### flow/design.v
`timescale 1ns / 1ps
module spi_module
(
    input               I_clk       ,  
    input               I_rst_n     , 
    input               I_tx_en     , 
    input        [15:0]  I_data_in   , 
    output  reg  [7:0]  O_data_out  , 
    input               I_spi_miso  ,  
    output  reg         O_spi_sck   ,  
    output  reg         O_spi_cs    ,  
    output  reg         O_spi_mosi     
);
reg [5:0]   state      ; 
always @(posedge I_clk)
begin
    if(!I_rst_n)
        begin
            state  <=  6'd0    ;
            O_spi_cs    <=  1'b1    ;
            O_spi_sck   <=  1'b0    ;
            O_spi_mosi  <=  1'b0    ;
            O_data_out  <=  8'd0    ;
        end 
    else if(I_tx_en) 
        begin
            if(state==6'd50)
            begin
                state  <=  6'd0                    ; 
            end 
             O_spi_cs    <=  1'b0    ;  
            case(state)
                6'd1, 6'd3 , 6'd5 , 6'd7  , 
                6'd9, 6'd11, 6'd13, 6'd15 ,
                6'd17, 6'd19, 6'd21, 6'd23 ,
                6'd25 , 6'd27, 6'd29, 6'd31 : 
                    begin
                        O_spi_sck   <=  1'b1                ;
                        state  <=  state + 1'b1   ;
                    end
                6'd0:     
                    begin
                        O_spi_mosi  <=  I_data_in[15]        ;
                        O_spi_sck   <=  1'b0                ;
                        state  <=  state + 1'b1   ;          
                    end
                6'd2:     
                    begin
                        O_spi_mosi  <=  I_data_in[14]        ;
                        O_spi_sck   <=  1'b0                ;
                        state  <=  state + 1'b1   ;
                    end
                6'd4:     
                    begin
                        O_spi_mosi  <=  I_data_in[13]        ;
                        O_spi_sck   <=  1'b0                ;
                        state  <=  state + 1'b1   ;
                    end 
                6'd6:     
                    begin
                        O_spi_mosi  <=  I_data_in[12]        ;
                        O_spi_sck   <=  1'b0                ;
                        state  <=  state + 1'b1   ;
                    end 
                6'd8:     
                    begin
                        O_spi_mosi  <=  I_data_in[11]        ;
                        O_spi_sck   <=  1'b0                ;
                        state  <=  state + 1'b1   ;
                    end                            
                6'd10:     
                    begin
                        O_spi_mosi  <=  I_data_in[10]        ;
                        O_spi_sck   <=  1'b0                ;
                        state  <=  state + 1'b1   ;
                    end 
                6'd12:     
                    begin
                        O_spi_mosi  <=  I_data_in[9]        ;
                        O_spi_sck   <=  1'b0                ;
                        state  <=  state + 1'b1   ;
                    end 
                6'd14:     
                    begin
                        O_spi_mosi  <=  I_data_in[8]        ;
                        O_spi_sck   <=  1'b0                ;
                        state  <=  state + 1'b1   ;
                    end
                                   6'd16:     
                                       begin
                                           O_spi_mosi  <=  I_data_in[7]        ;
                                           O_spi_sck   <=  1'b0                ;
                                           state  <=  state + 1'b1   ;
                                       end
                                   6'd18:     
                                       begin
                                           O_spi_mosi  <=  I_data_in[6]        ;
                                           O_spi_sck   <=  1'b0                ;
                                           state  <=  state + 1'b1   ;
                                       end
                                   6'd20:     
                                       begin
                                           O_spi_mosi  <=  I_data_in[5]        ;
                                           O_spi_sck   <=  1'b0                ;
                                           state  <=  state + 1'b1   ;
                                       end 
                                   6'd22:     
                                       begin
                                           O_spi_mosi  <=  I_data_in[4]        ;
                                           O_spi_sck   <=  1'b0                ;
                                           state  <=  state + 1'b1   ;
                                       end 
                                   6'd24:     
                                       begin
                                           O_spi_mosi  <=  I_data_in[3]        ;
                                           O_spi_sck   <=  1'b0                ;
                                           state  <=  state + 1'b1   ;
                                       end                            
                                   6'd26:     
                                       begin
                                           O_spi_mosi  <=  I_data_in[2]        ;
                                           O_spi_sck   <=  1'b0                ;
                                           state  <=  state + 1'b1   ;
                                       end 
                                   6'd28:     
                                       begin
                                           O_spi_mosi  <=  I_data_in[1]        ;
                                           O_spi_sck   <=  1'b0                ;
                                           state  <=  state + 1'b1   ;
                                       end 
                                   6'd30:     
                                       begin
                                           O_spi_mosi  <=  I_data_in[0]        ;
                                           O_spi_sck   <=  1'b0                ;
                                           state  <=  state + 1'b1   ;
                                       end
                6'd32, 6'd34 , 6'd36 , 6'd38  , 
                6'd40, 6'd42, 6'd44, 6'd46, 6'd48 : 
                    begin
                        O_spi_sck  <=  1'b0                ;
                        state  <=  state + 1'b1   ;
                    end
                6'd33:     
                    begin                       
                        O_spi_sck       <=  1'b1                ;
                        state      <=  state + 1'b1   ;
                    end
                6'd35:     
                    begin
                        O_spi_sck       <=  1'b1                ;
                        state      <=  state + 1'b1   ;
                        O_data_out[7]   <=  I_spi_miso          ; 
                    end
                6'd37:     
                    begin
                        O_spi_sck       <=  1'b1                ;
                        state      <=  state + 1'b1   ;
                        O_data_out[6]   <=  I_spi_miso          ; 
                    end 
                6'd39:     
                    begin
                        O_spi_sck       <=  1'b1                ;
                        state      <=  state + 1'b1   ;
                        O_data_out[5]   <=  I_spi_miso          ; 
                    end 
                6'd41:     
                    begin
                        O_spi_sck       <=  1'b1                ;
                        state      <=  state + 1'b1   ;
                        O_data_out[4]   <=  I_spi_miso          ; 
                    end                            
                6'd43:     
                    begin
                        O_spi_sck       <=  1'b1                ;
                        state      <=  state + 1'b1   ;
                        O_data_out[3]   <=  I_spi_miso          ; 
                    end 
                6'd45:     
                    begin
                        O_spi_sck       <=  1'b1                ;
                        state      <=  state + 1'b1   ;
                        O_data_out[2]   <=  I_spi_miso          ; 
                    end 
                6'd47:     
                    begin
                        O_spi_sck       <=  1'b1                ;
                        state      <=  state + 1'b1   ;
                        O_data_out[1]   <=  I_spi_miso          ; 
                    end
                        6'd49:     
                                 begin
                                     O_spi_sck       <=  1'b1                ;
                                     state      <=  state + 1'b1   ;
                                     O_data_out[0]   <=  I_spi_miso          ; 
                                      O_spi_cs<=1'b1;
                                 end
                default:; 
            endcase 
        end    
    else
        begin
            state  <=  6'd0    ;
            O_spi_cs    <=  1'b1    ;
            O_spi_sck   <=  1'b0    ;
            O_spi_mosi  <=  1'b0    ;
            O_data_out  <=  8'd0    ;
        end   
end
endmodule
`timescale 1ns / 1ps
module spi_control(
        clk,
        I_rst_n,
        I_tx_en,
        rst,
        spi_x_out,
        spi_y_out,
        I_spi_miso,
        O_spi_sck,
        O_spi_cs,
        O_spi_mosi
    );
    input clk;
    output reg [3:0]spi_x_out;
    output reg[3:0]spi_y_out;
    input  I_rst_n; 
    input  I_tx_en;
    input  rst; 
    input    I_spi_miso;  
    output  wire         O_spi_sck;  
    output  wire         O_spi_cs  ;  
    output  wire         O_spi_mosi ;    
    wire [7:0]spi_data_out;
    reg [15:0]spi_data_in;
    spi_module spi(
        .I_clk(clk),
        .I_rst_n(I_rst_n), 
        .I_tx_en(I_tx_en), 
        .I_data_in(spi_data_in), 
        .O_data_out(spi_data_out), 
       .I_spi_miso(I_spi_miso) ,  
       .O_spi_sck(O_spi_sck)   ,  
       .O_spi_cs(O_spi_cs)    ,  
       .O_spi_mosi(O_spi_mosi)    
    );
    integer i;
    always@(posedge clk)
    begin
      if(rst)
      begin
        i=0;
        spi_data_in<=16'b0;
        spi_x_out<=4'b0;
        spi_y_out<=4'b0;
      end
      else
      begin
        i=i+1;
        if(i==1)
        begin
            spi_data_in<=16'b0000_1011_0000_1111;
        end
        else if(i==100)
        begin
             spi_y_out<=spi_data_out[3:0];
        end
        else if(i==101)
        begin
            spi_data_in<=16'b0000_1011_0001_0001;
        end
        else if(i==200)
        begin
             spi_x_out<=spi_data_out[3:0];
             i=0;
        end
      end
    end
endmodule
`timescale 1ns / 1ps
module draw_bullet1 #(parameter R=12)(
        clk,
        hcount,
        vcount,
        x,
        y,
        pixel
    );
    input clk;
    input [10:0]hcount;
    input [9:0]vcount;
    output wire [11:0]pixel;
    input [10:0]x;
    input [9:0]y;
    reg[11:0]color;
    always@(posedge clk)
    begin
        if ((hcount-x)*(hcount-x)+(vcount-y)*(vcount-y)<=R*R)
            color<=12'b1111_1111_1111;
        else
            color<=12'b0;
    end
    assign pixel=color;
endmodule
`timescale 1ns / 1ps
module draw_bullet2 #(parameter R=12)(
        clk,
        hcount,
        vcount,
        x,
        y,
        pixel
    );
    input clk;
    input [10:0]hcount;
    input [9:0]vcount;
    output wire [11:0]pixel;
    input [10:0]x;
    input [9:0]y;
    reg[11:0]color;
    always@(posedge clk)
    begin
        if ((hcount-x)*(hcount-x)+(vcount-y)*(vcount-y)<=R*R)
            color<=12'b1111_1111_1111;
        else
            color<=12'b0;
    end
    assign pixel=color;
endmodule
`timescale 1ns / 1ps
module bullet_move #(parameter X=500,Y=500)(
        frame,
        clk,
        rst,
        score,
        x,
        y,
        over
    );
    input frame;
    input clk;
    input rst;
    output reg [15:0]score;  
    output reg [10:0]x;
    output reg [9:0]y;
    input over;
    reg over_reg;
    reg [1:0] v_x;
    reg [1:0] v_y;
    reg sw_x; 
    reg sw_y; 
    always@(posedge clk)
    begin
        if(rst)
        begin
            x<=X;
            y<=Y;
            v_x<=2;
            v_y<=2;
            score<=0;
            sw_x<=0;
            sw_y<=0;
        end
        else if ( frame == 1 &&over==0) 
        begin
                    if(x==2||x==3)begin sw_x<=1;score<=score+1'b1;end
                     else if(x==762||x==761)begin sw_x<=0;score<=score+1'b1;end
                     if(y==36||y==37)begin sw_y<=1;score<=score+1'b1;end
                     else if (y==562||y==561)begin sw_y<=0;score<=score+1'b1;end
              if(sw_x==0)x<=x-v_x;
              else x<=x+v_x;
              if(sw_y==0)y<=y-v_y;
              else y<=y+v_y;
                   if(score[3:0]==10)
                            begin score[3:0]<=0;score[7:4]<=score[7:4]+1;end
                            if(score[7:4]==10)
                            begin score[7:4]<=0;score[11:8]<=score[11:8]+1;end
                            if(score[11:8]==10)
                            begin score[11:8]<=0;score[15:12]<=score[15:12]+1;end
                            if(score[15:12]==10)
                            begin score[11:8]<=0;end      
        end
    end
endmodule
`timescale 1ns / 1ps
module bullet_move2 #(parameter X=200,Y=500)(
        frame,
        clk,
        rst,
        x,
        y
    );
    input frame;
    input clk;
    input rst;
    output reg [10:0]x;
    output reg [9:0]y;
    reg over_reg;
    reg [1:0] v_x;
    reg [1:0] v_y;
    reg sw_x; 
    reg sw_y; 
    reg [3:0]tcount;
    always@(posedge clk)
    begin
         if(rst)
         begin
             sw_x<=0;
             sw_y<=0;
         end
         else
         begin
             if(x<=2)begin sw_x<=1;end
             else if(x>=762)begin sw_x<=0;end
             if(y<=36)begin sw_y<=1;end
             else if (y>=562)begin sw_y<=0;end
         end
    end
    always@(posedge clk)
    begin
        if(rst )
        begin
            x<=X;
            y<=Y;
            v_x<=2;
            v_y<=3;
        end
        else if ( frame == 1 ) 
        begin
              if(sw_x==0)x<=x-v_x;
              else x<=x+v_x;
              if(sw_y==0)y<=y-v_y;
              else y<=y+v_y;
        end
    end
endmodule
`timescale 1ns / 1ps
module draw_player1(
        clk,
        rst,
        frz,
        color_change,
        hcount,
        vcount,
        x,
        y,
        pixel,
        bullet1_x,
        bullet1_y,
        bullet2_x,
        bullet2_y,
        over
    );
    input clk;
    input rst;
    input frz;
    input color_change;
    input [10:0]hcount;
    input [9:0]vcount;
    input [10:0]x;
    input [9:0]y;
    output wire [11:0]pixel;
    input [10:0]bullet1_x;
    input [9:0]bullet1_y;
    input [10:0]bullet2_x;
    input [9:0]bullet2_y;
    output reg over;
    reg [11:0]pixel_reg;
    assign pixel=pixel_reg;
    reg [11:0]color_reg;
    integer R;
    reg [31:0]count;
    always@(posedge clk)
    begin
      if(rst)
      begin
        R<=10;
        count<=0;
        color_reg<=12'b0110_1100_0011;
        over<=0;
      end
      else
      begin
        if(frz)begin color_reg<=12'b0110_1100_0011;over<=0;end
        if(~frz)
         count <=count+1;
         if(count[20]==1&&color_change==0&&R>7)
         begin
            R<=R-2;
            count[20]<=0;
            color_reg<=color_reg+12'b0011_0011_0011;
         end
         if(count[19]==1)
         begin
                count[19] <=0;
                count[20]<=~count[20];
                R<=R+1;
         end
         if(x<2+R||(x+R)>762||(y-R)<36||(y+R)>562||
                  ((x-bullet1_x)*(x-bullet1_x)+(y-bullet1_y)*(y-bullet1_y)<(R+12)*(R+12))
                  ||
                  ((x-bullet2_x)*(x-bullet2_x)+(y-bullet2_y)*(y-bullet2_y)<(R+12)*(R+12))
                  )
         begin over<=1;R<=400;end
         else over<=0;
      end
    end
    always@(posedge clk)
    begin
        if ((hcount-x)*(hcount-x)+(vcount-y)*(vcount-y)<R*R)
        begin
                 pixel_reg<=color_reg;
        end
        else pixel_reg<=12'b0;
    end
endmodule
`timescale 1ns / 1ps
module player1_move #(parameter X = 500, Y = 200)(
    	frame, 
        clk,
        rst,
        frz,
        up,
        down,
        right,
        left,
        x,
        y,
        pattern_select,
        spi_x_out,
        spi_y_out
    );
    input frame;
    input clk;
    input rst;
    input frz;
    input up;
    input down;
    input right;
    input left;
    output reg [10:0]x;
    output reg [9:0]y;
    input pattern_select;
    input [3:0]spi_x_out;
    input [3:0]spi_y_out;
    reg signed [3:0]v_x;
    reg signed [3:0]v_y;
    reg [1:0]xdirect; 
    reg [1:0]ydirect; 
    always@(posedge clk)
    begin
        if ( rst ) 
            begin
                      x<=X;
                      y<=Y;
                      v_x<=1;
                      v_y<=1;
            end
        else if ( frame == 1 ) 
        begin
            if(pattern_select==0)
            begin
               if(left)x<=x-v_x;
               if(right)x<=x+v_x;
               if(up)y<=y-v_y;
               if(down)y<=y+v_y;
            end
            else 
            begin
                if(spi_x_out==1||spi_x_out==2)x<=x-v_x;
                else if(spi_x_out==3||spi_x_out==4)x<=x-2*v_x;
                else if(spi_x_out==4'b1110||spi_x_out==4'b1101)x<=x+v_x;
                else if(spi_x_out==4'b1100||spi_x_out==4'b1011)x<=x+2*v_x;
                if(spi_y_out==1||spi_y_out==2)y<=y+v_y;
                else if(spi_y_out==3||spi_y_out==4)y<=y+2*v_y;
                else if(spi_y_out==4'b1110||spi_y_out==4'b1101)y<=y-v_y;
                else if(spi_y_out==4'b1100||spi_y_out==4'b1011)y<=y-2*v_y;
            end
        end
    end
endmodule
`timescale 1ns / 1ps
module draw_board(
     clk,
     hcount,
     vcount,
     pixel
    );
    input clk;
    input [10:0] hcount;
    input [9:0] vcount;
    output wire [11:0] pixel;
    reg [11:0]pixel_reg;
    assign pixel=pixel_reg;
    always @ (posedge clk)
    begin
        if ( hcount == 0 || vcount == 30 || hcount == 768 || vcount == 568 )
            pixel_reg <= 12'hFFF;
        else
            pixel_reg <= 12'b0;
    end
endmodule
`timescale 1ns / 1ps
module final_out#(parameter WIDTH = 10,   
               HEIGHT = 40)(
    clk,
    rst,
    bullet1,
    bullet2,
    player,
    board,
    final_pixel,
    over,
    hcount,
    vcount
    );
    input clk;
    input rst;
    input [11:0]bullet1;
    input [11:0]bullet2;
    input [11:0]player;
    input [11:0]board;
    input [10:0]hcount;
    input [9:0]vcount;
    input over;
    output reg [11:0]final_pixel;
    reg [11:0]pixel_reg;
    localparam [7:0] x = 120;
    localparam [7:0] y = 245;
    always@(posedge clk)
    begin
        if(rst)begin final_pixel<=0;pixel_reg<=0;end
        else
            if(over==0)
             final_pixel <= board | bullet1 | bullet2 | player;
            else
            begin
                if(over==1)
                  if (
                                    ((hcount >= (x + 5*WIDTH + 3*HEIGHT) && hcount < (x + 6*WIDTH + 3*HEIGHT)) && (vcount >= y && vcount < (y + 2*WIDTH + HEIGHT))) ||  
                                    ((hcount >= (x + 5*WIDTH + 3*HEIGHT) && hcount < (x + 6*WIDTH + 3*HEIGHT)) && (vcount >= (y + 2*WIDTH + HEIGHT) && vcount < (y + 2*WIDTH + 2*HEIGHT))) ||  
                                    ((hcount >= (x + 5*WIDTH + 3*HEIGHT) && hcount < (x + 7*WIDTH + 4*HEIGHT)) && (vcount >= (y + 2*WIDTH + 2*HEIGHT) && vcount < (y + 3*WIDTH + 2*HEIGHT))) ||  
                                    ((hcount >= (x + 8*WIDTH + 4*HEIGHT) && hcount < (x + 10*WIDTH + 5*HEIGHT)) && (vcount >= y && vcount < (y + WIDTH))) ||  
                                    ((hcount >= (x + 8*WIDTH + 4*HEIGHT) && hcount < (x + 9*WIDTH + 4*HEIGHT)) && (vcount >= (y + WIDTH) && vcount < (y + 2*WIDTH + HEIGHT))) ||  
                                    ((hcount >= (x + 8*WIDTH + 4*HEIGHT) && hcount < (x + 9*WIDTH + 4*HEIGHT)) && (vcount >= (y + 2*WIDTH + HEIGHT) && vcount < (y + 2*WIDTH + 2*HEIGHT))) ||  
                                    ((hcount >= (x + 8*WIDTH + 4*HEIGHT) && hcount < (x + 10*WIDTH + 5*HEIGHT)) && (vcount >= (y + 2*WIDTH + 2*HEIGHT) && vcount < (y + 3*WIDTH + 2*HEIGHT))) ||  
                                    ((hcount >= (x + 9*WIDTH + 5*HEIGHT) && hcount < (x + 10*WIDTH + 5*HEIGHT)) && (vcount >= (y + WIDTH) && vcount < (y + 2*WIDTH + HEIGHT))) ||  
                                    ((hcount >= (x + 9*WIDTH + 5*HEIGHT) && hcount < (x + 10*WIDTH + 5*HEIGHT)) && (vcount >= (y + 2*WIDTH + HEIGHT) && vcount < (y + 2*WIDTH + 2*HEIGHT))) || 
                                    ((hcount >= (x + 11*WIDTH + 5*HEIGHT) && hcount < (x + 13*WIDTH + 6*HEIGHT)) && (vcount >= y && vcount < (y + WIDTH))) ||  
                                    ((hcount >= (x + 11*WIDTH + 5*HEIGHT) && hcount < (x + 12*WIDTH + 5*HEIGHT)) && (vcount >= (y + WIDTH) && vcount < (y + WIDTH + HEIGHT))) ||  
                                    ((hcount >= (x + 11*WIDTH + 5*HEIGHT) && hcount < (x + 13*WIDTH + 6*HEIGHT)) && (vcount >= (y + WIDTH + HEIGHT) && vcount < (y + 2*WIDTH + HEIGHT))) ||  
                                    ((hcount >= (x + 12*WIDTH + 6*HEIGHT) && hcount < (x + 13*WIDTH + 6*HEIGHT)) && (vcount >= (y + 2*WIDTH + HEIGHT) && vcount < (y + 2*WIDTH + 2*HEIGHT))) ||  
                                    ((hcount >= (x + 11*WIDTH + 5*HEIGHT) && hcount < (x + 13*WIDTH + 6*HEIGHT)) && (vcount >= (y + 2*WIDTH + 2*HEIGHT) && vcount < (y + 3*WIDTH + 2*HEIGHT))) || 
                                    ((hcount >= (x + 14*WIDTH + 6*HEIGHT) && hcount < (x + 16*WIDTH + 7*HEIGHT)) && (vcount >= y && vcount < (y + WIDTH))) ||  
                                    ((hcount >= (x + 14*WIDTH + 6*HEIGHT + HEIGHT/2) && hcount < (x + 15*WIDTH + 6*HEIGHT + HEIGHT/2)) && (vcount >= y && vcount < (y + 2*WIDTH + HEIGHT))) ||  
                                    ((hcount >= (x + 14*WIDTH + 6*HEIGHT + HEIGHT/2) && hcount < (x + 15*WIDTH + 6*HEIGHT + HEIGHT/2)) && (vcount >= (y + 2*WIDTH + HEIGHT) && vcount < (y + 3*WIDTH + 2*HEIGHT))) 
                                   )
                                   pixel_reg <= 12'h0FF;
                               else 
                                   pixel_reg <= 12'b0;
                  final_pixel<=pixel_reg;     
       end
    end
endmodule
`timescale 1ns / 1ps
module vga(
        clk, 
		rst,
		frz,
		color_change,
		score2,
		vsync,
		hsync,
		VGA_R,
		VGA_G,
		VGA_B,
		up,
		down,
		right,
		left,
		pattern_select,
		over,
		spi_x_out,
		spi_y_out
    );
    input clk; 
    input rst;
    input frz;
    input color_change;
    output vsync;
    output hsync;
    output [3:0] VGA_R;
    output [3:0] VGA_G;
    output [3:0] VGA_B;
    input up;
    input down;
    input right;
    input left;
    wire [15:0]score;
    output wire [15:0]score2;
    input pattern_select;
    input [3:0]spi_x_out;
    input [3:0]spi_y_out;
    wire [11:0]pixel;
    wire [10:0] bullet1_x;
    wire [9:0] bullet1_y;
    wire[11:0]bullet1_pixel;
    wire [10:0] bullet2_x;
    wire [9:0] bullet2_y;
    wire[11:0]bullet2_pixel;
    wire [10:0]player_x;
    wire  [9:0]player_y;
    wire[11:0]player_pixel;
    wire [11:0]board_pixel;
    output wire over;
    reg	 vs;
    reg hs;
    reg [10:0] hcount;
    reg [9:0] vcount;
    reg [9:0] counter;
    reg frame;
    wire hsyncon;
    wire hsyncoff;
    wire hreset;
    wire vclk;
    assign hsyncon = (hcount == 855);
    assign hsyncoff = (hcount == 975);
    assign hreset = (hcount == 1039);
    wire vsyncon,vsyncoff,vreset;
    assign vsyncon = hreset & (vcount == 636);
    assign vsyncoff = hreset & (vcount == 642);
    assign vreset = hreset & (vcount == 665);
    assign vclk = 1'b1;
    always @(posedge clk) 
    begin
        if (rst == 1)  
        begin
            hcount <= 0;
            vcount <= 0;
            vs <= 1;
            hs <= 1;
            counter <= 0;
            frame <= 0;
        end
        else 
        begin
            if ( vclk == 1 ) 
            begin
                hcount <= hreset ? 0 : hcount + 1; 
                hs <= hsyncon ? 0 : hsyncoff ? 1 : hs;   
                vcount <= hreset ? (vreset ? 0 : vcount + 1) : vcount; 
                vs <= vsyncon ? 0 : vsyncoff ? 1 : vs;   
                if ( vs == 0 )
                    counter <= counter + 1;
                if ( counter ==  30 &&  frz == 0)    
                begin
                    counter <= 0;
                    frame <= 1;
                end
                else
                    frame <= 0;
            end
        end
    end
    draw_bullet1 bullet1(
        .clk(clk),
        .hcount(hcount),
        .vcount(vcount),
        .x(bullet1_x),
        .y(bullet1_y),
        .pixel(bullet1_pixel)
    );
    bullet_move movebullet1(
         .frame(frame),
         .clk(clk),
         .rst(rst),
         .score(score2),
         .x(bullet1_x),
         .y(bullet1_y),
         .over(over)
    );
    draw_bullet2 bullet2(
        .clk(clk),
        .hcount(hcount),
        .vcount(vcount),
        .x(bullet2_x),
        .y(bullet2_y),
        .pixel(bullet2_pixel)
    );
    bullet_move2 movebullet2(
         .frame(frame),
         .clk(clk),
         .rst(rst),
         .x(bullet2_x),
         .y(bullet2_y)
    );
    draw_player1 player(
        .clk(clk),
        .rst(rst),
        .frz(frz),
        .hcount(hcount),
        .vcount(vcount),
        .x(player_x),
        .y(player_y),
        .color_change(color_change),
        .pixel(player_pixel),
        .bullet1_x(bullet1_x),
        .bullet1_y(bullet1_y),
        .bullet2_x(bullet2_x),
        .bullet2_y(bullet2_y),
        .over(over)
    );
    player1_move moveplayer1(
    	.frame(frame), 
        .clk(clk),
        .rst(rst),
        .frz(frz),
	    .up(up),
        .down(down),
        .right(right),
        .left(left),
        .x(player_x),
        .y(player_y),
        .pattern_select(pattern_select),
        .spi_x_out(spi_x_out),
        .spi_y_out(spi_y_out)
    );
    draw_board board1(
        .clk(clk),
        .hcount(hcount),
        .vcount(vcount),
        .pixel(board_pixel)
    );
    final_out finalout(
        .clk(clk),
        .rst(rst),
        .bullet1(bullet1_pixel),
        .bullet2(bullet2_pixel),
        .player(player_pixel),
        .board(board_pixel),
        .final_pixel(pixel),
        .over(over),
		.hcount(hcount),
        .vcount(vcount)
    );
    assign VGA_R=pixel[11:8];
    assign VGA_G=pixel[7:4];
    assign VGA_B=pixel[3:0];
    assign vsync = ~vs;
    assign hsync = ~hs;
endmodule
`timescale 1ns / 1ps
module seg_display(
        clk,
        rst,
        seven_seg,
        sel,
        over,
        idata
    );
    input clk;
    input rst;
    input[15:0]idata;
    output [7:0]seven_seg;
    output [7:0]sel;
    input over;
    reg [31:0] count;
    reg [7:0]seg_reg;
    reg[7:0]sel_reg;
    reg [3:0]disp_data;
    assign seven_seg=seg_reg;
    assign sel=sel_reg;
    always@(posedge clk)
    begin
         if(rst)
                count <=0;
         else
         begin
         count <=count+1;
         if(count==500000)
                count <=1;
         end
    end
    always@(*)    
             begin
                 case(count[13:11])
                 3'b000:disp_data<=idata[3:0];
                 3'b001:disp_data<=idata[7:4];
                 3'b010:disp_data<=idata[11:8];
                 3'b011:disp_data<=idata[15:12];             
                 default:disp_data<=4'b1111;
                 endcase
    end 
    always@(*)
    begin
            case(disp_data)
            4'h0: seg_reg=8'hc0;
            4'h1: seg_reg=8'hf9;
            4'h2: seg_reg=8'ha4;
            4'h3: seg_reg=8'hb0;
            4'h4: seg_reg=8'h99;
            4'h5: seg_reg=8'h92;
            4'h6: seg_reg=8'h82;
            4'h7: seg_reg=8'hf8;
            4'h8: seg_reg=8'h80;
            4'h9: seg_reg=8'h90;
            default:seg_reg<=8'hff;
            endcase
    end
    always@(*)
           begin
               case(count[13:11])
               3'b000:sel_reg<=8'b1111_1110;
               3'b001:sel_reg<=8'b1111_1101;
               3'b010:sel_reg<=8'b1111_1011;
               3'b011:sel_reg<=8'b1111_0111;
               3'b100:sel_reg<=8'b1110_1111;
               3'b101:sel_reg<=8'b1101_1111;
               3'b110:sel_reg<=8'b1011_1111;
               3'b111:sel_reg<=8'b0111_1111;
               endcase
     end
endmodule
`timescale 1ns / 1ps
module top_logic(  
		clk,
		rst,
		frz,
		level,
		Dout,
		vsync,
		hsync,
		VGA_R,
		VGA_G,
		VGA_B,
		BTNU,
		BTND,
		BTNL,
		BTNR,
        seven_seg,
        sel,
        pattern_select,
         I_spi_miso,
         O_spi_sck,
         O_spi_cs,
         O_spi_mosi
);
	input clk;
    input rst;
    input frz;
    input [4:0]level;
    input Dout;
    output vsync;
    output hsync;
    output [3:0] VGA_R;
    output [3:0] VGA_G;
    output [3:0] VGA_B;
    input BTNU;
    input BTND;
    input BTNR;
    input BTNL;
    output [7:0]seven_seg;
    output [7:0] sel;
    wire left;
    wire right;
    wire up;
    wire down;
    assign left=BTNL;
    assign right=BTNR;
    assign up=BTNU;
    assign down=BTND;
    input    I_spi_miso;  
    output  wire         O_spi_sck;  
    output  wire         O_spi_cs  ;  
    output  wire         O_spi_mosi ;    
    input pattern_select;
    wire [3:0]spi_x_out;
    wire [3:0]spi_y_out;
    wire [15:0]score;
    wire over;
   spi_control spi(
                .clk(clk),
                .I_rst_n(!rst),
                .I_tx_en(1'b1),
                .rst(rst),
                .spi_x_out(spi_x_out),
                .spi_y_out(spi_y_out),
                .I_spi_miso(I_spi_miso),
                .O_spi_sck(O_spi_sck),
                .O_spi_cs(O_spi_cs),
                .O_spi_mosi(O_spi_mosi)
    );
    vga VGA( 
			 .clk(clk),
			 .rst(rst),
			 .frz(~frz),
			 .color_change(Dout),
			 .score2(score),
			 .vsync(vsync),
			 .hsync(hsync),
			 .VGA_R(VGA_R),
			 .VGA_G(VGA_G),
			 .VGA_B(VGA_B),
			 .up(up),
			 .down(down),
			 .right(right),
			 .left(left),
			 .pattern_select(pattern_select),
			 .over(over),
			 .spi_x_out(spi_x_out),
			 .spi_y_out(spi_y_out)
	);
    seg_display seg(
            .clk(clk),
            .seven_seg(seven_seg),
            .sel(sel),
            .rst(rst),
            .over(over),
            .idata(score)
    );
endmodule
### flow/run.sh
#!/bin/bash
# the make line also repeats each setting of config.mk as NAME=value (left out here)
make -C /OpenROAD-flow-scripts/flow DESIGN_CONFIG=/design/flow/config.mk WORK_HOME=/design/flow/orfs CLKGATE_MAP_FILE= finish
### flow/config.mk
export PLATFORM = sky130hd
export DESIGN_NAME = top_logic
export DESIGN_NICKNAME = top_logic
export VERILOG_FILES = /design/flow/design.v
export SDC_FILE = /design/flow/constraint.sdc
export NUM_CORES = 4
export LEC_CHECK = 0
export CAP_MARGIN = 20
export CORE_MARGIN = 2
export CORE_UTILIZATION = 40
export SETUP_SLACK_MARGIN = 4.52
export SLEW_MARGIN = 20
### flow/constraint.sdc
create_clock -name core_clock -period 16.9 [get_ports {clk}]
set_input_delay 3.3800 -clock core_clock [delete_from_list [all_inputs] [get_ports {clk}]]
set_output_delay 3.3800 -clock core_clock [all_outputs]
set_load 0.01 [all_outputs]
==> results.yml, run 1 <==
# synthesis and place-and-route metrics
status:
  status: "no timing/DRC/antenna violations"
place:
  dp_hpwl_um: 226700
  dp.cells: 15610
  routabilityCongestion: 0.9066
  port_buffers: 41
final_timing:
  tightest_slew_ns: 1.118
  slew_violations: 0
  rsz0062_at_grt: "yes"
  clock_skew_ns: 0.05689
  slew_headroom: 0.2494
  final.setup.tns_ns: 0
  finalClockPeriodUsage: 0.8055
  fin_crit_ns: 13.61
  hold_viol: 0
  max_freq_mhz: 73.46
  setup_viol: 0
clock_tree:
  numCtsBuffers: 42
  clk_latency_ns: 0.64
  ctsHoldBuffers: 0
  clk_pin_slew_ns: 0.06
  max-clock-path-buffers: 3
  clock_sinks: 304
  clock-root-buffer: "clkbuf_16"
  cts_htree_levels: 2
  cts_tree: "built"
yosys:
  top_logic_kind: "adder cells"
  largest_area_cell: "fa_1"
  edf_count: 0
  aoi_share: 0.07072
  synthFlopType: "dfxtp_1"
  syn-num-nets: 15640
  ys_top_cells_by_area: "fa_1 44%, ha_1 13%, inv_1 11%"
  syn_area_per_cell_um2: 8.903
  synth_cells: 12140
  yosysUniqueCellTypes: 97
  synth.most_common_cell: "inv_1"
  yosysSeqAreaShare: 0.05633
  xor_share: 0.05193
  ys_ff: 304
  netlist_area_um2: 108000
  adder_share: 0.5678
  ys_chip_area_um2: 108000
  mux_area_frac: 0.004957
  yosys.area.top_type_share: 0.4375
  yosys_warnings: 12
  synthArstFlopShare: 0
  simple_gate_share: 0.1243
  top_cells_by_count: "3229 x inv_1, 2361 x fa_1, 1125 x ha_1"
  ys_cells: 12140
global_route:
  grt_pass1_vias: 81320
  grt-ovfl-total: 0
  grt_max_degree: 71
  antenna_found_initial: 2
  grt_pass1_wl_um: 443400
  grt_usage: 0.2021
final_layout:
  fillers: 26500
  finalNonFillerCells: 15810
  syn_to_final_growth_pct: 7.935
  fin_nets: 15720
route:
  num_vias: 78030
  drt-pass1-iter-count: 6
  ant_nets: 0
  drt_iter0_drc: 4638
  num_antenna_cells: 0
  wl_per_cell_um: 17.01
  routed_via_density: 4.937
  wl_um: 268800
  drc_errors: 0
critical_path:
  critPathLaunchType: "flop"
  worstSetupEndpointType: "flop"
  crit_family: "adder cells"
  crit_end: "VGA.bullet2.color[10]$_DFF_P_"
  crit_required_ns: 17.42
  critical_path_class: "flop to flop"
  r2r-start: "VGA.vcount[0]$_SDFFE_PP0P_"
  rrSetupSlack_ns: 3.29
  startpoint: "VGA.vcount[0]$_SDFFE_PP0P_"
  slowest_delay_ns: 0.63
  r2r_end: "VGA.bullet2.color[10]$_DFF_P_"
  cp.depth: 55
  cp.buffers_inverters: 12
  critPathMaxFanout: 9
  rr_worst_depth: 55
  slowest_stage: "fa_2"
  crit_arrival_ns: 14.13
  cp_common_cell: "fa_1"
die:
  fp-utilization: 0.4025
  die_w_um: 523.7
  die_h_um: 523.7
  dieArea_um2: 274300
  io_pins: 48
  rows: 190
  core_um2: 268400
min_path:
  worstHoldPathCells: 1
  worstHoldPathType: "flop to flop"
  min_to: "VGA.finalout.final_pixel[4]$_SDFF_PP0_"
  min_from: "VGA.player.pixel_reg[4]$_SDFF_PP0_"
run:
  log.warning_count: 144
  cap_violations: 0
metrics by stage:
| step | hold WS [ns] | area, um^2 | setup WS (ns) | utilization |
|---|---|---|---|---|
| 3_3_place_gp | 0.4267 | 113400 | 1.472 | 0.4224 |
| 5_1_grt | 0.4591 | 116600 | 2.563 | 0.4345 |
| 2_1_floorplan | 0.3986 | 108500 | 3.865 | - |
| 6_report | 0.4388 | 116600 | 3.288 | 0.4345 |
| 4_1_cts | 0.4449 | 115900 | 3.334 | 0.4318 |
| 3_5_place_dp | 0.4269 | 113400 | 1.265 | 0.4224 |
layer usage:
layer,share of wire,track usage,wire [um]
met2,0.46,0.3314,124700
met3,0.050,0.01770,13550
met5,0,0,0
met4,0.025,0.04226,6647
met1,0.46,0.2913,123900
layout make-up:
class                      instances  area (um^2)  area share
clock buffer                      54         1197     0.01027
inverter                        3280        12480      0.1070
clock inverter                    21        247.7    0.002124
sequential                       304         6113     0.05242
multi-input combinational       8282        89650      0.7688
timing repair inverter             2        10.01  0.00008584
timing repair buffer             310         2479     0.02125
tap                             3552         4444     0.03811
what timing repair did:
action	4_1_cts	5_1_grt
pin swaps	124	11
setup buffers	65	52
setup endpoints to repair	47	47
resized	117	74
gates cloned	2	3
==> inputs of run 2 (changes only) <==
Settings changed: ABC_AREA from default to 1, CORE_UTILIZATION 40 to 58, SETUP_SLACK_MARGIN 4.52 to default, TNS_END_PERCENT from default to 5.
Clock period 16.9 ns to 9.17 ns, I/O delays scaled along.
==> run 2 against run 1 <==
  * The layout now fails its checks (setup timing)
  * Register-to-register slack got worse by 6.8 ns
  * Critical path depth rose by 8
  * Clock skew rose by 0.010 ns
  * Wire length rose by 26%
  * Global-route usage rose by 15 points
  * Design area rose by 15%
  * Fmax rose by 7.6%
  * Utilization rose by 26 points
  * Largest cell class unchanged
==> results.yml, run 2 <==
# synthesis and place-and-route metrics
status:
  status: "finished with violations"
  so_faults: "setup timing"
yosys:
  mux_area_frac: 0.0003537
  yosys_warnings: 12
  aoi_share: 0.06118
  yosysUniqueCellTypes: 68
  synth.most_common_cell: "inv_1"
  top_logic_kind: "adder cells"
  ys_cells: 14150
  simple_gate_share: 0.1562
  largest_area_cell: "fa_1"
  synth_cells: 14150
  netlist_area_um2: 113200
  adder_share: 0.5419
  syn-num-nets: 17650
  syn_area_per_cell_um2: 8.002
  top_cells_by_count: "4028 x inv_1, 2361 x fa_1, 1959 x nand2_1"
  yosys.area.top_type_share: 0.4176
  synthArstFlopShare: 0
  ys_top_cells_by_area: "fa_1 42%, inv_1 13%, ha_1 12%"
  edf_count: 0
  ys_chip_area_um2: 113200
  xor_share: 0.04291
  yosysSeqAreaShare: 0.05377
  ys_ff: 304
  synthFlopType: "dfxtp_1"
final_timing:
  holdWs_ns: 0.4612
  setup_viol: 47
  finalClockPeriodUsage: 1.380
  hold_viol: 0
  slew_headroom: 0.3335
  fin_crit_ns: 12.66
  final.setup.tns_ns: -62.80
  final.setup.worst_slack_ns: -3.486
  max_freq_mhz: 79.01
  slew_violations: 0
  rsz0062_at_grt: "yes"
  clock_skew_ns: 0.06694
  tightest_slew_ns: 0.9960
route:
  drc_errors: 0
  drt-pass1-iter-count: 8
  wl_per_cell_um: 18.24
  drt_iter0_drc: 6535
  ant_nets: 0
  num_vias: 97430
  wl_um: 339300
  routed_via_density: 5.238
critical_path:
  r2r_end: "VGA.bullet1.color[10]$_DFF_P_"
  cp_common_cell: "fa_1"
  rrSetupSlack_ns: -3.49
  r2r-start: "VGA.movebullet1.y[3]$_SDFFE_PP0P_"
  critical_path_class: "flop to flop"
  worstSetupEndpointType: "flop"
  crit_arrival_ns: 13.24
  startpoint: "VGA.movebullet1.y[3]$_SDFFE_PP0P_"
  crit_end: "VGA.bullet1.color[10]$_DFF_P_"
  critPathLaunchType: "flop"
  critPathMaxFanout: 5
  cp.depth: 63
  cp.buffers_inverters: 19
  crit_required_ns: 9.75
  rr_worst_depth: 63
  crit_family: "adder cells"
  slowest_stage: "fa_2"
  slowest_delay_ns: 0.60
place:
  routabilityCongestion: 1.008
  dp_hpwl_um: 298600
  port_buffers: 41
final_layout:
  fillers: 15840
  seq_area_um2: 6117
  fin_nets: 19520
  syn_to_final_growth_pct: 18.94
  comb_area_um2: 92340
clock_tree:
  clock-root-buffer: "clkbuf_16"
  clk_latency_ns: 0.67
  cts_htree_levels: 2
  max-clock-path-buffers: 3
  clock_sinks: 304
  numCtsBuffers: 40
  ctsHoldBuffers: 0
  clk_pin_slew_ns: 0.07
  cts_tree: "built"
global_route:
  grt_max_degree: 49
  grt_pass1_wl_um: 548000
  grt_usage: 0.3498
  grt_pass1_vias: 104800
  antenna_found_initial: 5
  grt-ovfl-total: 0
die:
  core_um2: 194400
  fp-utilization: 0.5823
  dieArea_um2: 198700
  io_pins: 48
  die_h_um: 445.8
  die_w_um: 445.8
  rows: 162
min_path:
  worstHoldPathType: "flop to flop"
  worstHoldPathCells: 2
  min_to: "VGA.player.pixel_reg[9]$_SDFF_PP0_"
  min_from: "VGA.player.color_reg[9]$_SDFFE_PP1P_"
run:
  log.warning_count: 138
  cap_violations: 0
-- run 2: final cells by class --
cell class,instances,area share
Timing Repair Buffer,2067,0.1205
Clock buffer,51,0.008272
Multi-Input combinational cell,9527,0.6859
Antenna cell,5,0.00009294
Clock inverter,21,0.002193
Sequential cell,304,0.04544
Inverter,4083,0.1140
Tap cell,2542,0.02362
-- run 2: repair_timing --
action | in CTS | in global routing
buffers inserted | 40 | 5
hold endpoints to repair | 0 | 0
pin swaps | 173 | 54
resized | 218 | 49
endpoints found under the setup margin | 47 | 47
-- run 2: metal layers --
layer  up-vias  GRT usage  routed length (um)
met5         -          0                  27
met4         4     0.1402               16430
met3       717    0.04378               20820
met2      3062     0.6003              165200
met1     47980     0.4490              136800
li1      45670          -                   -
-- run 2: through the flow --
step                setup slack [ns]  cells  cell area, um^2  utilization
floorplan                     -2.800  14150           113900            -
global route                  -4.118  18600           134600       0.6925
global placement              -3.736  18480           131900       0.6785
CTS                           -3.358  18590           134400       0.6914
finish                        -3.486  18600           134600       0.6926
detailed placement            -3.891  18480           131900       0.6785
==> inputs of run 3 (changes only) <==
Settings changed: ABC_AREA 1 to default, CAP_MARGIN 20 to 10, CELL_PAD_IN_SITES_DETAIL_PLACEMENT from default to 1, CELL_PAD_IN_SITES_GLOBAL_PLACEMENT from default to 0, CORE_ASPECT_RATIO from default to 0.59, CORE_UTILIZATION 58 to 70, GPL_TIMING_DRIVEN from default to 0, HOLD_SLACK_MARGIN from default to 0.15, MIN_ROUTING_LAYER from default to met2, PLACE_DENSITY_LB_ADDON from default to 0.26, SETUP_SLACK_MARGIN from default to -2.0, TNS_END_PERCENT 5 to default.
Clock period 9.17 ns to 25.5 ns, I/O delays scaled along.
==> run 3 against run 2 <==
  * The flow now stops in detailed placement (3_5_place_dp)
  * Die size decreased by 21%
  * Area after synthesis is 4.6% lower
  * Synthesized cell count is 14% lower
==> results.yml, run 3 <==
# generated from flow reports
yosys:
  largest_area_cell: "fa_1"
  yosysSeqAreaShare: 0.05633
  simple_gate_share: 0.1243
  adder_share: 0.5678
  syn_area_per_cell_um2: 8.903
  ys_cells: 12140
  yosys.area.top_type_share: 0.4375
  synth.most_common_cell: "inv_1"
  ys_chip_area_um2: 108000
  netlist_area_um2: 108000
  ys_top_cells_by_area: "fa_1 44%, ha_1 13%, inv_1 11%"
  edf_count: 0
  syn-num-nets: 15640
  ys_ff: 304
  yosysUniqueCellTypes: 97
  top_logic_kind: "adder cells"
  synthArstFlopShare: 0
  synthFlopType: "dfxtp_1"
  xor_share: 0.05193
  mux_area_frac: 0.004957
  yosys_warnings: 12
  aoi_share: 0.07072
  top_cells_by_count: "3229 x inv_1, 2361 x fa_1, 1125 x ha_1"
  synth_cells: 12140
status:
  last-stage-reached: "detailed placement (3_5_place_dp)"
  firstError: "[ERROR DPL-0033] detailed placement checks failed during check placement."
  status: "did not finish"
die:
  fp-utilization: 0.7066
  rows: 110
  core_um2: 152900
  dieArea_um2: 157600
  die_w_um: 515.5
  die_h_um: 305.8
  io_pins: 48
place:
  port_buffers: 38
  routabilityCongestion: 1.152
run 3: per-stage QoR:
stage                   instances  instance area (um^2)
after floorplan             12140                108000
after global placement      14250                111000
==> inputs of run 4 (changes only) <==
Settings changed: CAP_MARGIN 10 to 20, CELL_PAD_IN_SITES_DETAIL_PLACEMENT 1 to default, CELL_PAD_IN_SITES_GLOBAL_PLACEMENT 0 to default, CORE_ASPECT_RATIO 0.59 to default, CORE_MARGIN 2 to 4, CORE_UTILIZATION 70 to 67, GPL_TIMING_DRIVEN 0 to default, HOLD_SLACK_MARGIN 0.15 to default, MIN_ROUTING_LAYER met2 to default, PLACE_DENSITY_LB_ADDON 0.26 to default, SETUP_SLACK_MARGIN -2.0 to default.
Clock period 25.5 ns to 16.2 ns, I/O delays scaled along.
==> run 4 against run 3 <==
  * Now clean on timing, DRC and antenna
  * Die size up 6.4%
  * Synthesized cell count did not move
  * Area after synthesis is the same
==> results.yml, run 4 <==
# synthesis and place-and-route metrics
final_timing:
  rsz0062_at_grt: "no"
  max_freq_mhz: 64.89
  fin_crit_ns: 15.41
  holdWs_ns: 0.4416
  hold_viol: 0
  tightest_slew_ns: 1.144
  setup_viol: 0
  slew_violations: 0
  slew_headroom: 0.2316
  final.setup.tns_ns: 0
  clock_skew_ns: 0.02967
  finalClockPeriodUsage: 0.9513
critical_path:
  rrSetupSlack_ns: 0.79
  critPathLaunchType: "flop"
  worstSetupEndpointType: "flop"
  cp.buffers_inverters: 10
  critical_path_class: "flop to flop"
  slowest_delay_ns: 0.62
  cp.depth: 55
  crit_family: "adder cells"
  r2r_end: "VGA.bullet2.color[10]$_DFF_P_"
  critPathMaxFanout: 10
  startpoint: "VGA.movebullet2.y[1]$_SDFFE_PP0P_"
  rr_worst_depth: 55
  crit_required_ns: 16.67
  cp_common_cell: "fa_1"
  slowest_stage: "fa_1"
  r2r-start: "VGA.movebullet2.y[1]$_SDFFE_PP0P_"
  crit_end: "VGA.bullet2.color[10]$_DFF_P_"
  crit_arrival_ns: 15.88
final_layout:
  utilization: 0.7020
  fillers: 13000
  comb_area_um2: 88680
  finalNonFillerCells: 14280
  fin_area_um2: 112600
  syn_to_final_growth_pct: 4.210
  fin_nets: 15600
  seq_area_um2: 6091
place:
  routabilityCongestion: 0.9596
  dp_hpwl_um: 237000
  dpl_cell_area_um2: 111200
  dp.cells: 14210
  port_buffers: 41
clock_tree:
  cts_tree: "built"
  clock_sinks: 304
  clk_pin_slew_ns: 0.06
  max-clock-path-buffers: 3
  cts_htree_levels: 2
  ctsHoldBuffers: 0
  clk_latency_ns: 0.58
  numCtsBuffers: 37
  clock-root-buffer: "clkbuf_16"
die:
  io_pins: 48
  core_um2: 160400
  die_w_um: 409.6
  die_h_um: 409.6
  dieArea_um2: 167700
  fp-utilization: 0.6736
  rows: 147
yosys:
  ys_top_cells_by_area: "fa_1 44%, ha_1 13%, inv_1 11%"
  synthFlopType: "dfxtp_1"
  xor_share: 0.05193
  syn-num-nets: 15640
  yosysSeqAreaShare: 0.05633
  yosysUniqueCellTypes: 97
  yosys_warnings: 12
  synth.most_common_cell: "inv_1"
  simple_gate_share: 0.1243
  ys_ff: 304
  syn_area_per_cell_um2: 8.903
  ys_chip_area_um2: 108000
  adder_share: 0.5678
  top_cells_by_count: "3229 x inv_1, 2361 x fa_1, 1125 x ha_1"
  aoi_share: 0.07072
  mux_area_frac: 0.004957
  synth_cells: 12140
  netlist_area_um2: 108000
  synthArstFlopShare: 0
  largest_area_cell: "fa_1"
  top_logic_kind: "adder cells"
  yosys.area.top_type_share: 0.4375
  ys_cells: 12140
  edf_count: 0
global_route:
  grt_max_degree: 74
  grt_pass1_wl_um: 455600
  antenna_found_initial: 5
  grt_usage: 0.3413
  grt_pass1_vias: 86710
  grt-ovfl-total: 0
route:
  ant_nets: 0
  wl_um: 277300
  routed_via_density: 5.631
  wl_per_cell_um: 19.42
  drt-pass1-iter-count: 9
  drt_iter0_drc: 5556
  drc_errors: 0
  num_vias: 80430
min_path:
  worstHoldPathCells: 1
  worstHoldPathType: "flop to flop"
  min_from: "VGA.player.pixel_reg[8]$_SDFF_PP0_"
  min_to: "VGA.finalout.final_pixel[8]$_SDFF_PP0_"
status:
  status: "no timing/DRC/antenna violations"
run:
  cap_violations: 0
  log.warning_count: 143
## run 4: routing by layer
| layer | routed length [um] | vias up | global-route usage | share of wire |
|---|---|---|---|---|
| li1 | - | 36650 | - | - |
| met1 | 108800 | 40280 | 0.4434 | 0.39 |
| met2 | 136000 | 2838 | 0.5845 | 0.49 |
| met3 | 19180 | 659 | 0.04513 | 0.069 |
| met4 | 13390 | 2 | 0.1334 | 0.048 |
| met5 | 17 | - | 0 | 0.000061 |
## run 4: stage by stage
stage | setup WS, ns
floorplan | 1.905
global placement | 0.5386
detailed placement | 0.3458
global route | 0.001714
finish | 0.7891
CTS | 0.2571
## run 4: cell type report
class | instances | area share
Inverter | 3280 | 0.1094
Antenna cell | 5 | 0.0001111
Tap cell | 2160 | 0.02400
Timing Repair Buffer | 193 | 0.01382
Sequential cell | 304 | 0.05410
Multi-Input combinational cell | 8279 | 0.7876
Clock inverter | 12 | 0.001745
Clock buffer | 50 | 0.009190
## run 4: what timing repair did
action,in CTS,in global routing
endpoints found under the setup margin,0,2
resized,0,19
buffers inserted,0,2
==> inputs of run 5 (changes only) <==
Settings changed: ABC_AREA from default to 0, CELL_PAD_IN_SITES_GLOBAL_PLACEMENT from default to 0, CORE_ASPECT_RATIO from default to 1.01, CORE_MARGIN 4 to 2, CORE_UTILIZATION 67 to 58, MAX_ROUTING_LAYER from default to met4, SETUP_SLACK_MARGIN from default to 5.0, TNS_END_PERCENT from default to 85.
Clock period 16.2 ns to 18.7 ns, I/O delays scaled along.
==> run 5 against run 4 <==
  * Still clean
  * Fmax grew 7.7%
  * Utilization shrank 8.1 points
  * First-iteration DRC count shrank 13%
  * Area after synthesis is the same
  * Cell count grew 3.1%
  * Global-route usage shrank 2.0 points
  * Sequential cell count is the same
  * Critical path type unchanged
  * Critical endpoint unchanged
==> results.yml, run 5 <==
# synthesis and place-and-route metrics
final_timing:
  clock_skew_ns: 0.04114
  tightest_slew_ns: 1.158
  slew_violations: 0
  rsz0062_at_grt: "yes"
  setup_viol: 0
  final.setup.tns_ns: 0
  slew_headroom: 0.2240
  finalClockPeriodUsage: 0.7652
  max_freq_mhz: 69.89
  hold_viol: 0
  fin_crit_ns: 14.31
yosys:
  syn-num-nets: 15640
  ys_ff: 304
  edf_count: 0
  xor_share: 0.05193
  yosys.area.top_type_share: 0.4375
  mux_area_frac: 0.004957
  synthArstFlopShare: 0
  ys_chip_area_um2: 108000
  yosys_warnings: 12
  yosysSeqAreaShare: 0.05633
  top_logic_kind: "adder cells"
  synthFlopType: "dfxtp_1"
  aoi_share: 0.07072
  adder_share: 0.5678
  simple_gate_share: 0.1243
  syn_area_per_cell_um2: 8.903
  synth.most_common_cell: "inv_1"
  synth_cells: 12140
  netlist_area_um2: 108000
  top_cells_by_count: "3229 x inv_1, 2361 x fa_1, 1125 x ha_1"
  ys_cells: 12140
  largest_area_cell: "fa_1"
  yosysUniqueCellTypes: 97
  ys_top_cells_by_area: "fa_1 44%, ha_1 13%, inv_1 11%"
critical_path:
  r2r-start: "VGA.vcount[1]$_SDFFE_PP0P_"
  cp.depth: 57
  cp_common_cell: "fa_1"
  r2r_end: "VGA.bullet2.color[10]$_DFF_P_"
  crit_required_ns: 19.18
  critPathMaxFanout: 8
  rr_worst_depth: 57
  critPathLaunchType: "flop"
  rrSetupSlack_ns: 4.39
  critical_path_class: "flop to flop"
  crit_family: "adder cells"
  slowest_delay_ns: 0.61
  crit_end: "VGA.bullet2.color[10]$_DFF_P_"
  cp.buffers_inverters: 15
  worstSetupEndpointType: "flop"
  crit_arrival_ns: 14.79
  slowest_stage: "fa_2"
  startpoint: "VGA.vcount[1]$_SDFFE_PP0P_"
route:
  drc_errors: 0
  drt_iter0_drc: 4846
  routed_via_density: 5.439
  wl_um: 286700
  drt-pass1-iter-count: 8
  ant_nets: 0
  wl_per_cell_um: 19.46
  num_vias: 80120
die:
  dieArea_um2: 189700
  fp-utilization: 0.5827
  io_pins: 48
  die_w_um: 433.5
  die_h_um: 437.8
  rows: 159
  core_um2: 185400
status:
  status: "no timing/DRC/antenna violations"
final_layout:
  syn_to_final_growth_pct: 6.524
  utilization: 0.6207
  finalNonFillerCells: 14730
  fin_nets: 15710
  comb_area_um2: 89720
  seq_area_um2: 6112
  fillers: 16470
place:
  dp.cells: 14560
  port_buffers: 41
  dp_hpwl_um: 240700
  routabilityCongestion: 0.9646
global_route:
  grt_usage: 0.3217
  grt_max_degree: 68
  grt_pass1_vias: 86270
  antenna_found_initial: 5
  grt-ovfl-total: 0
  grt_pass1_wl_um: 465400
clock_tree:
  clk_pin_slew_ns: 0.07
  clk_latency_ns: 0.63
  max-clock-path-buffers: 3
  cts_tree: "built"
  cts_htree_levels: 2
  clock_sinks: 304
  ctsHoldBuffers: 0
  numCtsBuffers: 37
  clock-root-buffer: "clkbuf_16"
min_path:
  worstHoldPathType: "flop to flop"
  worstHoldPathCells: 1
  min_to: "VGA.finalout.final_pixel[9]$_SDFF_PP0_"
  min_from: "VGA.player.pixel_reg[9]$_SDFF_PP0_"
run:
  cap_violations: 0
  log.warning_count: 144
-- run 5: cell type report --
cell class,instances,area share
tap,2495,0.02712
timing repair buffer,302,0.02116
clock inverter,20,0.002174
multi-input combinational,8280,0.7796
inverter,3280,0.1078
sequential,304,0.05311
clock buffer,47,0.008980
antenna,4,0.00008697
-- run 5: stage by stage --
step | cell area (um^2) | hold slack [ns] | setup slack (ns)
5_1_grt | 115100 | 0.4481 | 3.861
6_report | 115100 | 0.4392 | 4.391
3_5_place_dp | 111700 | 0.4267 | 1.710
2_1_floorplan | 108100 | 0.3986 | 5.021
4_1_cts | 113900 | 0.4435 | 4.348
3_3_place_gp | 111700 | 0.4250 | 1.904
-- run 5: layer usage --
layer  track usage  vias up  share of wire
met5             -        -              0
met4       0.08441        0          0.032
met3       0.03637      426          0.060
met2        0.5137     2202           0.47
met1        0.4390    40620           0.44
li1              -    36880              -
-- run 5: repair_timing --
item / CTS / global route
setup endpoints to repair: 35 / 35
pin swaps: 58 / 139
cloned: 0 / 1
resized: 139 / 162
buffers inserted: 42 / 59
==> inputs of run 6 (changes only) <==
Settings changed: ABC_AREA 0 to 1, CELL_PAD_IN_SITES_GLOBAL_PLACEMENT 0 to default, CORE_ASPECT_RATIO 1.01 to 0.5, CORE_UTILIZATION 58 to 72, CTS_CLUSTER_DIAMETER from default to 400, CTS_CLUSTER_SIZE from default to 95, MAX_ROUTING_LAYER met4 to default, SETUP_SLACK_MARGIN 5.0 to default, TNS_END_PERCENT 85 to 40.
Clock period 18.7 ns to 7.37 ns, I/O delays scaled along.
==> run 6 against run 5 <==
  * The flow now stops in global routing (5_1_grt)
  * Area after synthesis rose by 4.8%
  * Synthesized cell count rose by 17%
  * Die size fell by 15%
==> results.yml, run 6 <==
# generated from flow reports
yosys:
  adder_share: 0.5419
  xor_share: 0.04291
  ys_ff: 304
  aoi_share: 0.06118
  syn_area_per_cell_um2: 8.002
  yosysUniqueCellTypes: 68
  top_cells_by_count: "4028 x inv_1, 2361 x fa_1, 1959 x nand2_1"
  ys_cells: 14150
  mux_area_frac: 0.0003537
  synthFlopType: "dfxtp_1"
  netlist_area_um2: 113200
  yosys.area.top_type_share: 0.4176
  yosysSeqAreaShare: 0.05377
  ys_top_cells_by_area: "fa_1 42%, inv_1 13%, ha_1 12%"
  largest_area_cell: "fa_1"
  syn-num-nets: 17650
  ys_chip_area_um2: 113200
  simple_gate_share: 0.1562
  yosys_warnings: 12
  synth_cells: 14150
  edf_count: 0
  synth.most_common_cell: "inv_1"
  synthArstFlopShare: 0
  top_logic_kind: "adder cells"
clock_tree:
  clock_sinks: 304
  cts_htree_levels: 1
  clock-root-buffer: "clkbuf_16"
  numCtsBuffers: 7
  max-clock-path-buffers: 3
status:
  status: "did not finish"
  firstError: "[ERROR GRT-0232] Routing congestion too high. Check the congestion heatmap in the GUI."
  last-stage-reached: "global routing (5_1_grt)"
die:
  die_w_um: 564.7
  dieArea_um2: 160600
  io_pins: 48
  fp-utilization: 0.7282
  die_h_um: 284.4
  rows: 102
  core_um2: 155400
place:
  routabilityCongestion: 1.039
  port_buffers: 41
  dp_hpwl_um: 346200
  dp_slack_ns: -5.747
  dpl_cell_area_um2: 134000
  dp.cells: 18330
global_route:
  grt_usage: 0.6050
  grt-ovfl-total: 43
==> run 6: timing repair <==
item / 4_1_cts
gates cloned: 2
resized: 425
pin swaps: 227
hold buffers: 0
buffers inserted: 95
setup endpoints to repair: 47
==> run 6: routing by layer <==
metal / track usage / overflow
met1: 0.6428 / 3
met2: 0.8522 / 20
met3: 0.3473 / 4
met4: 0.5042 / 16
met5: 0.1506 / 0
==> run 6: stage by stage <==
| step | hold WS, ns | utilization | setup TNS (ns) |
|---|---|---|---|
| after CTS | 0.2762 | 0.8781 | -146.52 |
| after detailed placement | 0.4473 | 0.8618 | -178.12 |
| after global placement | 0.4387 | 0.8618 | -151.11 |
| after floorplan | 0.4223 | - | -103.41 |
==> inputs of run 7 (changes only) <==
Settings changed: CELL_PAD_IN_SITES_GLOBAL_PLACEMENT from default to 0, CORE_ASPECT_RATIO 0.5 to 1.01, CORE_UTILIZATION 72 to 53, CTS_CLUSTER_DIAMETER 400 to default, CTS_CLUSTER_SIZE 95 to default, PLACE_DENSITY from default to 0.69, SETUP_SLACK_MARGIN from default to 5.0, SLEW_MARGIN 20 to 40, TNS_END_PERCENT 40 to 85.
Clock period 7.37 ns to 15.6 ns, I/O delays scaled along.
==> run 7 against run 6 <==
  * The run now finishes clean
  * Die size increased by 35%
  * Area after synthesis unchanged
  * Synthesized cell count unchanged
==> results.yml, run 7 <==
# synthesis and place-and-route metrics
die:
  rows: 170
  fp-utilization: 0.5327
  dieArea_um2: 217300
  die_w_um: 463.8
  core_um2: 212500
  io_pins: 48
  die_h_um: 468.4
global_route:
  grt_pass1_wl_um: 485900
  grt_pass1_vias: 92380
  antenna_found_initial: 2
  grt_usage: 0.2795
  grt-ovfl-total: 0
  grt_max_degree: 57
critical_path:
  worstSetupEndpointType: "flop"
  crit_arrival_ns: 13.28
  slowest_stage: "fa_1"
  cp.depth: 56
  cp_common_cell: "fa_1"
  crit_required_ns: 16.15
  rr_worst_depth: 56
  critical_path_class: "flop to flop"
  rrSetupSlack_ns: 2.87
  crit_family: "adder cells"
  r2r-start: "VGA.movebullet1.y[4]$_SDFFE_PP1P_"
  cp.buffers_inverters: 10
  crit_end: "VGA.bullet1.color[10]$_DFF_P_"
  startpoint: "VGA.movebullet1.y[4]$_SDFFE_PP1P_"
  slowest_delay_ns: 0.63
  r2r_end: "VGA.bullet1.color[10]$_DFF_P_"
  critPathMaxFanout: 5
  critPathLaunchType: "flop"
yosys:
  syn_area_per_cell_um2: 8.002
  ys_top_cells_by_area: "fa_1 42%, inv_1 13%, ha_1 12%"
  netlist_area_um2: 113200
  xor_share: 0.04291
  ys_cells: 14150
  ys_chip_area_um2: 113200
  yosys.area.top_type_share: 0.4176
  top_cells_by_count: "4028 x inv_1, 2361 x fa_1, 1959 x nand2_1"
  syn-num-nets: 17650
  yosysSeqAreaShare: 0.05377
  adder_share: 0.5419
  edf_count: 0
  top_logic_kind: "adder cells"
  mux_area_frac: 0.0003537
  ys_ff: 304
  simple_gate_share: 0.1562
  synth_cells: 14150
  aoi_share: 0.06118
  yosys_warnings: 12
  synthFlopType: "dfxtp_1"
  synthArstFlopShare: 0
  yosysUniqueCellTypes: 68
  largest_area_cell: "fa_1"
  synth.most_common_cell: "inv_1"
clock_tree:
  cts_tree: "built"
  ctsHoldBuffers: 0
  max-clock-path-buffers: 3
  clock_sinks: 304
  clock-root-buffer: "clkbuf_16"
  clk_pin_slew_ns: 0.06
  clk_latency_ns: 0.63
  cts_htree_levels: 2
  numCtsBuffers: 39
place:
  dp_hpwl_um: 249600
  port_buffers: 41
  dp.cells: 16880
  routabilityCongestion: 1.023
final_timing:
  setup_viol: 0
  holdWs_ns: 0.4503
  slew_violations: 0
  fin_crit_ns: 12.73
  finalClockPeriodUsage: 0.8159
  tightest_slew_ns: 1.126
  rsz0062_at_grt: "yes"
  slew_headroom: 0.2469
  hold_viol: 0
  clock_skew_ns: 0.02568
  final.setup.tns_ns: 0
  max_freq_mhz: 78.57
route:
  wl_per_cell_um: 17.44
  drt_iter0_drc: 6632
  ant_nets: 0
  wl_um: 300100
  num_vias: 89870
  routed_via_density: 5.222
  drt-pass1-iter-count: 10
  drc_errors: 0
final_layout:
  seq_area_um2: 6221
  comb_area_um2: 93750
  syn_to_final_growth_pct: 9.547
  fin_nets: 17840
  finalNonFillerCells: 17210
  fillers: 19320
run:
  log.warning_count: 136
  cap_violations: 0
min_path:
  min_to: "VGA.finalout.final_pixel[8]$_SDFF_PP0_"
  worstHoldPathType: "flop to flop"
  worstHoldPathCells: 2
  min_from: "VGA.player.pixel_reg[8]$_SDFF_PP0_"
status:
  status: "no timing/DRC/antenna violations"
## run 7: final cells by class
type                       instances  share of cell area
multi-input combinational       9532              0.7560
inverter                        4083              0.1254
sequential                       304             0.05017
timing repair buffer             375             0.02886
tap                             2838             0.02864
clock buffer                      46            0.008415
clock inverter                    25            0.002220
timing repair inverter             4           0.0002321
antenna                            2          0.00004036
## run 7: routing by layer
metal / up-vias / track usage / part of all wire
li1: 42380 / - / -
met1: 43820 / 0.3712 / 0.41
met2: 3005 / 0.4761 / 0.48
met3: 667 / 0.03219 / 0.067
met4: 2 / 0.09486 / 0.044
met5: - / 0 / 0.000023
## run 7: what timing repair did
item,4_1_cts,5_1_grt
resized,391,396
endpoints found under the setup margin,47,47
pin swaps,164,117
buffers inserted,141,92
cloned,13,9
## run 7: per-stage QoR
step / utilization / instance area (um^2) / setup slack (ns)
2_1_floorplan: - / 113900 / 3.630
3_3_place_gp: 0.5534 / 117600 / 2.087
3_5_place_dp: 0.5535 / 117600 / 2.101
4_1_cts: 0.5726 / 121700 / 3.079
5_1_grt: 0.5835 / 124000 / 2.294
6_report: 0.5835 / 124000 / 2.873
